## badicecream
module badicecream(input         Clk,                 
                             Reset,               
                             frame_clk,           
                input [10:0]   DrawX, DrawY ,    
				input [15:0]   keycode,				  
               	output logic is_BI	,			 
				output logic [10:0] BI_X, BI_Y,
				input logic up_wall, down_wall , left_wall, right_wall,
				output logic [10:0] BI_X_Pos, BI_Y_Pos,
				output logic [5:0] BI_BlkX_Pos, BI_BlkY_Pos
              );
clock: 8.01 ns
lec_check: 0
cap_margin: 20
core_margin: 2
core_utilization: 70
cts_cluster_diameter: 37
cts_cluster_size: 22
setup_slack_margin: 2.16
slew_margin: 20
run.sh (not shown) runs the stock make flow with config.mk's settings and CLKGATE_MAP_FILE=.
The starting point died in global routing (GRT-0116).
==> next run, changes <==
CORE_UTILIZATION = 40   (was 70)
CTS_CLUSTER_DIAMETER = not set   (was 37)
CTS_CLUSTER_SIZE = not set   (was 22)
SETUP_SLACK_MARGIN = 0.2   (was 2.16)
clock period = 8.0 ns   (was 8.01 ns; I/O delays follow)
With this change the flow went through all stages and came out clean.
Area after synthesis does not change.
Synthesized cell count does not change.
Die area increases by well over a third.

========
## wip/quartz
badicecream again, from the RTL that the note above started with.
Design badicecream, start of the top module:
module badicecream(input         Clk,                 
                             Reset,               
                             frame_clk,           
                input [10:0]   DrawX, DrawY ,    
				input [15:0]   keycode,				  
               	output logic is_BI	,			 
				output logic [10:0] BI_X, BI_Y,
				input logic up_wall, down_wall , left_wall, right_wall,
				output logic [10:0] BI_X_Pos, BI_Y_Pos,
				output logic [5:0] BI_BlkX_Pos, BI_BlkY_Pos
              );
export LEC_CHECK = 0
export CAP_MARGIN = 20
export CORE_MARGIN = 2
export CORE_UTILIZATION = 40
export SLEW_MARGIN = 40
create_clock -name core_clock -period 11.9 [get_ports {Clk}]
Modified inputs, wip/delta compared to wip/quartz
- putting TNS_END_PERCENT at 60 where nothing was set
- putting CTS_CLUSTER_SIZE at 10 where nothing was set
- swapping 40 for 27 in CORE_UTILIZATION
- putting MIN_ROUTING_LAYER at met2 where nothing was set
- putting CELL_PAD_IN_SITES_DETAIL_PLACEMENT at 2 where nothing was set
- swapping 2 for 5 in CORE_MARGIN
- putting GPL_ROUTABILITY_DRIVEN at 0 where nothing was set
==> comparison <==
wip/delta: clock network fraction of total power higher than wip/quartz. Changes observed in wip/delta relative to wip/quartz: cell area went up by 130 µm²; via count of the first global-routing pass went up by 77%. Compared with wip/quartz, wip/delta shows global-route usage over all layers higher by 5.5 points. Going from wip/quartz to wip/delta, total wire length after detailed routing grew by more than a quarter. Die footprint was lower in the run labelled wip/quartz. Relative to wip/quartz, the wire length of the first global-routing pass measured on wip/delta has increased by more than a quarter. Between wip/quartz and wip/delta, the relative contribution of combinational cells to total power is lower for wip/quartz. Period utilization for wip/delta: 2.4 points up relative to wip/quartz.

========
Starting RTL as in the previous note.
Settings: LEC_CHECK=0, CAP_MARGIN=20, CORE_MARGIN=2, CORE_UTILIZATION=70, CTS_CLUSTER_DIAMETER=116, CTS_CLUSTER_SIZE=33, HOLD_SLACK_MARGIN=-0.09, MAX_ROUTING_LAYER=met5, PLACE_DENSITY=0.67, SLEW_MARGIN=20, TNS_END_PERCENT=15; clock period 7.47 ns.
The baseline never finished: it broke off in 5_1_grt, error GRT-0232.
Then changed:
CORE_UTILIZATION = 52   (was 70)
CTS_CLUSTER_DIAMETER = unset   (was 116)
CTS_CLUSTER_SIZE = unset   (was 33)
HOLD_SLACK_MARGIN = unset   (was -0.09)
MAX_ROUTING_LAYER = unset   (was met5)
PLACE_DENSITY = unset   (was 0.67)
SETUP_SLACK_MARGIN = 0.2   (was unset)
TNS_END_PERCENT = unset   (was 15)
clock period = 5.91 ns   (was 7.47 ns; I/O delays follow)
The new run produced a layout that fails on negative setup slack.
Die area is higher by 33%.
Synthesized area is unchanged.
Synthesized cell count stays the same.
Then changed:
ABC_AREA = 1   (was unset)
CORE_UTILIZATION = 62   (was 52)
clock period = 4.29 ns   (was 5.91 ns; I/O delays follow)
Effect: The changed run completed, yet does not pass: negative setup slack. Worst hold slack gets better by 0.035 ns. Sequential cell count stays the same. Combinational power came out higher by 67%. Wire length came out higher by 99%. Global-route usage came out higher by 13 points. Setup slack gets worse by 0.75 ns. Via count came out higher by 58%. Area after synthesis came out higher by 6.5%. First-iteration DRC count came out higher to 8.4 times its value.
Then changed:
ABC_AREA = unset   (was 1)
CORE_UTILIZATION = 64   (was 62)
SETUP_SLACK_MARGIN = -0.49   (was 0.2)
clock period = 6.6 ns   (was 4.29 ns; I/O delays follow)
After rerunning: The new run finished but fails on negative setup slack; register-to-register slack is better by 2.0 ns; routed wire length shrinks by 46%; global-route usage shrinks by 3.7 points; worst hold slack is worse by 0.032 ns; non-clock buffer count shrinks by 96; design area shrinks by 18%; total power shrinks by 42%; setup slack is better by 1.3 ns; synthesized cell count shrinks by 22%; via count shrinks by 35%.

========
Starting RTL as in the previous note.
Settings: LEC_CHECK=0, ABC_AREA=1, CAP_MARGIN=20, CORE_MARGIN=2, CORE_UTILIZATION=68, CTS_CLUSTER_DIAMETER=244, CTS_CLUSTER_SIZE=31, HOLD_SLACK_MARGIN=-0.1, SETUP_SLACK_MARGIN=-0.49, SLEW_MARGIN=20; clock period 6.29 ns.
The baseline completed and failed the layout checks on negative setup slack.
Next try:
==> flow/config.mk (replaced) <==
export PLATFORM = sky130hd
export DESIGN_NAME = badicecream
export DESIGN_NICKNAME = badicecream
export VERILOG_FILES = /design/flow/design.v
export SDC_FILE = /design/flow/constraint.sdc
export NUM_CORES = 4
export LEC_CHECK = 0
export CAP_MARGIN = 20
export CORE_MARGIN = 2
export CORE_UTILIZATION = 68
export CTS_CLUSTER_DIAMETER = 37
export SETUP_SLACK_MARGIN = 1.58
export SLEW_MARGIN = 20
==> flow/constraint.sdc (replaced) <==
create_clock -name core_clock -period 8.01 [get_ports {Clk}]
set_input_delay 1.6020 -clock core_clock [delete_from_list [all_inputs] [get_ports {Clk}]]
set_output_delay 1.6020 -clock core_clock [all_outputs]
set_load 0.01 [all_outputs]
Outcome: The new run passed the timing, DRC and antenna checks. Area after synthesis drops by 6.1%. Die size decreases by 5.8%. Non-clock buffer count came out lower by 12. Final area fell by 1.8%.
Next try:
--- a/flow/config.mk
+++ b/flow/config.mk
@@ -7,5 +7,5 @@
 export LEC_CHECK = 0
-export CAP_MARGIN = 20
+export CAP_MARGIN = 0
 export CORE_MARGIN = 2
-export CORE_UTILIZATION = 68
+export CORE_UTILIZATION = 65
 export CTS_CLUSTER_DIAMETER = 37
==> flow/constraint.sdc (replaced) <==
create_clock -name core_clock -period 5.3 [get_ports {Clk}]
set_input_delay 1.0600 -clock core_clock [delete_from_list [all_inputs] [get_ports {Clk}]]
set_output_delay 1.0600 -clock core_clock [all_outputs]
set_load 0.01 [all_outputs]
Now the flow ran to the end with violations: negative setup slack.
Flip-flop count does not change.
Combinational power increases by 110%.
Wire length grows by 43%.
Via count grows by 20%.
Total power came out higher by 72%.
Clock skew stays flat.
Die size increases by 4.4%.
Setup slack gets worse by 2.1 ns.
Area after synthesis is unchanged.
Non-clock buffer count goes up by 80.
Cell area went up by 8.5%.
No activity file was given, so power comes from the tool's default toggle rates.
